==> run a <==
==> flow/design.v <==
`timescale 1ns / 1ps
module TNS_dec_33(
    input wire clk,
    input wire rst_n,
    input wire [32:0] codein,
    output reg [30 - 1 : 0] dataout
    );
    wire [30 - 1 : 0] dataout_wire;
    assign dataout_wire = (codein[32]*847425747) + (codein[31]*564950498) + (codein[30]*282475249) + 
                    (codein[29]*121060821) + (codein[28]*80707214) + (codein[27]*40353607) + 
                    (codein[26]*17294403) + (codein[25]*11529602) + (codein[24]*5764801) + 
                    (codein[23]*2470629) + (codein[22]*1647086) + (codein[21]*823543) + 
                    (codein[20]*352947) + (codein[19]*235298) + (codein[18]*117649) + (codein[17]*50421) + (codein[16]*33614) + 
                    (codein[15]*16807) + (codein[14]*7203) + (codein[13]*4802) + (codein[12]*2401) + (codein[11]*1029) +
                    (codein[10]*686) + (codein[9]*343) + (codein[8]*147) + (codein[7]*98) + (codein[6]*49) +
                    (codein[5]*21) + (codein[4]*14) + (codein[3]*7) + (codein[2]*3) + (codein[1]*2) +
                    (codein[0]*1);
    always @(posedge clk or negedge rst_n) begin
        if (~rst_n) begin
            dataout <= 0;
        end
        else begin
            dataout <= dataout_wire;
        end
    end
endmodule
==> flow/run.sh <==
#!/bin/bash
# the make line also repeats each setting of config.mk as NAME=value (left out here)
make -C /OpenROAD-flow-scripts/flow DESIGN_CONFIG=/design/flow/config.mk WORK_HOME=/design/flow/orfs CLKGATE_MAP_FILE= finish
==> flow/config.mk <==
export PLATFORM = sky130hd
export DESIGN_NAME = TNS_dec_33
export DESIGN_NICKNAME = TNS_dec_33
export VERILOG_FILES = /design/flow/design.v
export SDC_FILE = /design/flow/constraint.sdc
export NUM_CORES = 4
export LEC_CHECK = 0
export ABC_AREA = 1
export CAP_MARGIN = 20
export CELL_PAD_IN_SITES_DETAIL_PLACEMENT = 1
export CORE_ASPECT_RATIO = 0.92
export CORE_MARGIN = 2
export CORE_UTILIZATION = 40
export HOLD_SLACK_MARGIN = 0.26
export MAX_ROUTING_LAYER = met4
export SLEW_MARGIN = 20
==> flow/constraint.sdc <==
create_clock -name core_clock -period 8.32 [get_ports {clk}]
set_input_delay 1.6640 -clock core_clock [delete_from_list [all_inputs] [get_ports {clk}]]
set_output_delay 1.6640 -clock core_clock [all_outputs]
set_load 0.01 [all_outputs]
==> run b: changes against run a <==
- ABC_AREA: 1 -> not set
- CELL_PAD_IN_SITES_DETAIL_PLACEMENT: 1 -> not set
- CORE_ASPECT_RATIO: 0.92 -> not set
- CORE_UTILIZATION: 40 -> 72
- CTS_CLUSTER_SIZE: not set -> 32
- HOLD_SLACK_MARGIN: 0.26 -> not set
- MAX_ROUTING_LAYER: met4 -> not set
- SETUP_SLACK_MARGIN: not set -> 1.22
==> flow/constraint.sdc (replaced) <==
create_clock -name core_clock -period 7.97 [get_ports {clk}]
set_input_delay 1.5940 -clock core_clock [delete_from_list [all_inputs] [get_ports {clk}]]
set_output_delay 1.5940 -clock core_clock [all_outputs]
set_load 0.01 [all_outputs]
==> run c: changes against run a <==
- CELL_PAD_IN_SITES_DETAIL_PLACEMENT: 1 -> not set
- CORE_ASPECT_RATIO: 0.92 -> not set
- CORE_UTILIZATION: 40 -> 68
- CTS_CLUSTER_DIAMETER: not set -> 223
- CTS_CLUSTER_SIZE: not set -> 97
- HOLD_SLACK_MARGIN: 0.26 -> not set
- MAX_ROUTING_LAYER: met4 -> not set
- PLACE_DENSITY: not set -> 0.42
- SETUP_SLACK_MARGIN: not set -> -0.56
==> flow/constraint.sdc (replaced) <==
create_clock -name core_clock -period 6.28 [get_ports {clk}]
set_input_delay 1.2560 -clock core_clock [delete_from_list [all_inputs] [get_ports {clk}]]
set_output_delay 1.2560 -clock core_clock [all_outputs]
set_load 0.01 [all_outputs]
==> comparison table <==
| item | run b | run c | run a |
|---|---|---|---|
| Number of inserted filler cells in the final layout | 443 | 816 | 2931 |
| Post-synthesis net count | 1352 | 1575 | 1575 |
| Wire length per cell | 30.4 µm | 17.1 µm | 18.1 µm |
| Maximum cell stage delay along the critical path | 0.77 ns | 0.57 ns | 0.56 ns |
| Run status | complete, but fails checks | complete, but fails checks | complete, no violations |
| Layout check failures | setup timing | setup timing | - |
| Routed wire length | 38.5 mm | 26.1 mm | 27.9 mm |
| Number of failing setup endpoints in the final timing report | 16 | 24 | 0 |
| Post-placement cell count | 1222 | 1520 | 1532 |
| Portion of the layout cell area used by non-clock buffers | 12.5% | 13.1% | 6.76% |
| Routing usage on met1 | 51.9% | 46.5% | 28.7% |
| CP bufs+invs | 9 | 10 | 7 |
| Setup bufs post-CTS | 25 | 1 | 0 |
| Compound-Gate Fraction of Synth Area | 5.63% | 1.34% | 1.34% |
| Final hold slack | 1.71 ns | 1.37 ns | 1.77 ns |
| Cell area after layout | 0.0117 mm² | 0.0125 mm² | 0.0115 mm² |

==> v3: inputs <==
RTL: the design.v shown in full above, as it stands there.
make LEC_CHECK=0 ABC_AREA=0 CAP_MARGIN=20 CORE_MARGIN=2 CORE_UTILIZATION=70 SLEW_MARGIN=20 finish   # period 6.7 ns
run.sh (not shown) runs the stock make flow with config.mk's settings and CLKGATE_MAP_FILE=.
==> inputs of v19, as changes to v3 <==
- CORE_ASPECT_RATIO: not set -> 0.5
- CORE_UTILIZATION: 70 -> 39
- CTS_CLUSTER_SIZE: not set -> 10
- TNS_END_PERCENT: not set -> 10
==> flow/constraint.sdc (replaced) <==
create_clock -name core_clock -period 12.0 [get_ports {clk}]
set_input_delay 2.4000 -clock core_clock [delete_from_list [all_inputs] [get_ports {clk}]]
set_output_delay 2.4000 -clock core_clock [all_outputs]
set_load 0.01 [all_outputs]
==> inputs of v20, as changes to v3 <==
- ABC_AREA: 0 -> 1
- CAP_MARGIN: 20 -> 30
- CORE_UTILIZATION: 70 -> 68
- HOLD_SLACK_MARGIN: not set -> 0.3
==> flow/constraint.sdc (replaced) <==
create_clock -name core_clock -period 6.55 [get_ports {clk}]
set_input_delay 1.3100 -clock core_clock [delete_from_list [all_inputs] [get_ports {clk}]]
set_output_delay 1.3100 -clock core_clock [all_outputs]
set_load 0.01 [all_outputs]
==> metrics.log <==
[report] implementation figures
[metrics] number of gates resized after CTS: 197
[metrics] GRT Overall Usage: 77.9%
[metrics] status: aborted with a tool error
[metrics] Halt Reason: [ERROR GRT-0232] Routing congestion too high. Check the congestion heatmap in the GUI.
[metrics] stage at which the flow ended: global routing (5_1_grt)
[metrics] most frequent cells after synthesis: sky130_fd_sc_hd__inv_1, sky130_fd_sc_hd__ha_1, sky130_fd_sc_hd__fa_1, sky130_fd_sc_hd__dfrtp_1, sky130_fd_sc_hd__nor2_1
Source of the figures above: v3

==> metrics.log <==
[metrics] run summary
[metrics] number of gates resized after CTS: 211
[metrics] worst setup slack after layout: -356 ps
[metrics] final setup violation count: 24
[metrics] status: failed layout checks
[metrics] reasons for failing layout checks: negative setup slack
Source of the figures above: v20

==> metrics.log <==
[metrics] run summary
[metrics] number of gates resized after CTS: 0
[metrics] worst hold slack: 2520 ps
[metrics] most frequent cells after synthesis: sky130_fd_sc_hd__inv_1, sky130_fd_sc_hd__ha_1, sky130_fd_sc_hd__fa_1, sky130_fd_sc_hd__dfrtp_1, sky130_fd_sc_hd__nor2_1
[metrics] GRT Overall Usage: 18.1%
[metrics] status: timing/DRC/antenna clean
Source of the figures above: v19


==> inputs of run Z <==
// TNS_dec_33: RTL as listed in full above, without the edits since
clock: 7.68 ns
lec_check: 0
abc_area: 1
cap_margin: 20
core_margin: 2
core_utilization: 66
slew_margin: 20
==> inputs of run X, as changes to run Z <==
- CORE_UTILIZATION: 66 -> 40
==> flow/constraint.sdc (replaced) <==
create_clock -name core_clock -period 8.8 [get_ports {clk}]
set_input_delay 1.7600 -clock core_clock [delete_from_list [all_inputs] [get_ports {clk}]]
set_output_delay 1.7600 -clock core_clock [all_outputs]
set_load 0.01 [all_outputs]
==> notes <==
In synthesized cell count, run X and run Z do not differ. Die area: run Z is lower than run X (about 40%). Run X went through all stages and came out clean. Run Z finished clean. Area after synthesis is the same in run X and run Z. Of run Z and run X, run X has the higher sequential share of layout area (gap 0.073 points). In run X the first-iteration DRC count is larger than in run Z, by about 3%. Clock-buffer cell count: run Z is lower than run X (1).
==> figures <==
item                                                             run Z                    run X
Status                                         complete, no violations  complete, no violations
Tally of non-filler cells in the final layout                    1,439                    1,547
Count of tool warnings                                              53                       51
Routed length on met2                                        11,100 um                11,600 um
Detailed Route WL                                            22,700 um                23,500 um
Logic gate fraction of the total cell area                       68.4%                    69.0%
Routing usage on met2                                            49.1%                    32.7%
Chip area                                                  0.0164 mm^2              0.0267 mm^2
Core Footprint                                             0.0151 mm^2              0.0250 mm^2
Combinational gate area                                   0.00790 mm^2             0.00789 mm^2
Num tapcells                                                       188                      330
Total track usage                                                29.6%                    19.1%

==> try-garnet <==
// TNS_dec_33: RTL as listed in full above, without the edits since
clock: 12.0 ns
lec_check: 0
abc_area: 0
cap_margin: 20
core_aspect_ratio: 0.5
core_margin: 6
core_utilization: 61
cts_cluster_size: 10
slew_margin: 20
tns_end_percent: 10
==> try-lagoon (differences from try-garnet) <==
ABC_AREA = not set   (was 0)
CAP_MARGIN = 15   (was 20)
CELL_PAD_IN_SITES_DETAIL_PLACEMENT = 2   (was not set)
CELL_PAD_IN_SITES_GLOBAL_PLACEMENT = 2   (was not set)
CORE_ASPECT_RATIO = 0.78   (was 0.5)
CORE_MARGIN = 2   (was 6)
CORE_UTILIZATION = 25   (was 61)
CTS_CLUSTER_SIZE = 18   (was 10)
GPL_ROUTABILITY_DRIVEN = 0   (was not set)
HOLD_SLACK_MARGIN = -0.06   (was not set)
MAX_ROUTING_LAYER = met4   (was not set)
PLACE_DENSITY_LB_ADDON = 0.12   (was not set)
SETUP_SLACK_MARGIN = -0.1   (was not set)
TNS_END_PERCENT = not set   (was 10)
==> try-xenon (differences from try-garnet) <==
ABC_AREA = not set   (was 0)
CELL_PAD_IN_SITES_GLOBAL_PLACEMENT = 3   (was not set)
CORE_ASPECT_RATIO = not set   (was 0.5)
CORE_MARGIN = 2   (was 6)
CORE_UTILIZATION = 40   (was 61)
CTS_CLUSTER_DIAMETER = 396   (was not set)
CTS_CLUSTER_SIZE = 43   (was 10)
SLEW_MARGIN = 0   (was 20)
TNS_END_PERCENT = 5   (was 10)
==> qor summary <==
| metric | try-xenon | try-garnet | try-lagoon |
|---|---|---|---|
| Post-layout minimum cycle time | 9320 ps | 9427 ps | 9467 ps |
| Number of core rows | 56 | 31 | 63 |
| Result of the run | timing/DRC/antenna clean | timing/DRC/antenna clean | timing/DRC/antenna clean |
| GR met1 Demand/Resource | 26.38% | 34.28% | 20.68% |
| Met3 usage in global routing | 2.217% | 5.062% | 1.548% |
| CP Launch Point | codein[22] | codein[32] | codein[27] |
| Amount of wire on met2 after detailed routing | 12.13 mm | 9.160 mm | 12.86 mm |
| First-pass GRT wire length | 36.75 mm | 34.42 mm | 41.75 mm |
| Die extent in y | 158.2 um | 100.3 um | 176.2 um |
| Die outline area | 0.02502 mm^2 | 0.01891 mm^2 | 0.03961 mm^2 |
| Tightest Pin Transition | 617.7 ps | 803.3 ps | 764.0 ps |
| Slowest cell delay on critical path | 810 ps | 840 ps | 800 ps |
| Total global-route track usage | 19.81% | 23.15% | 14.73% |
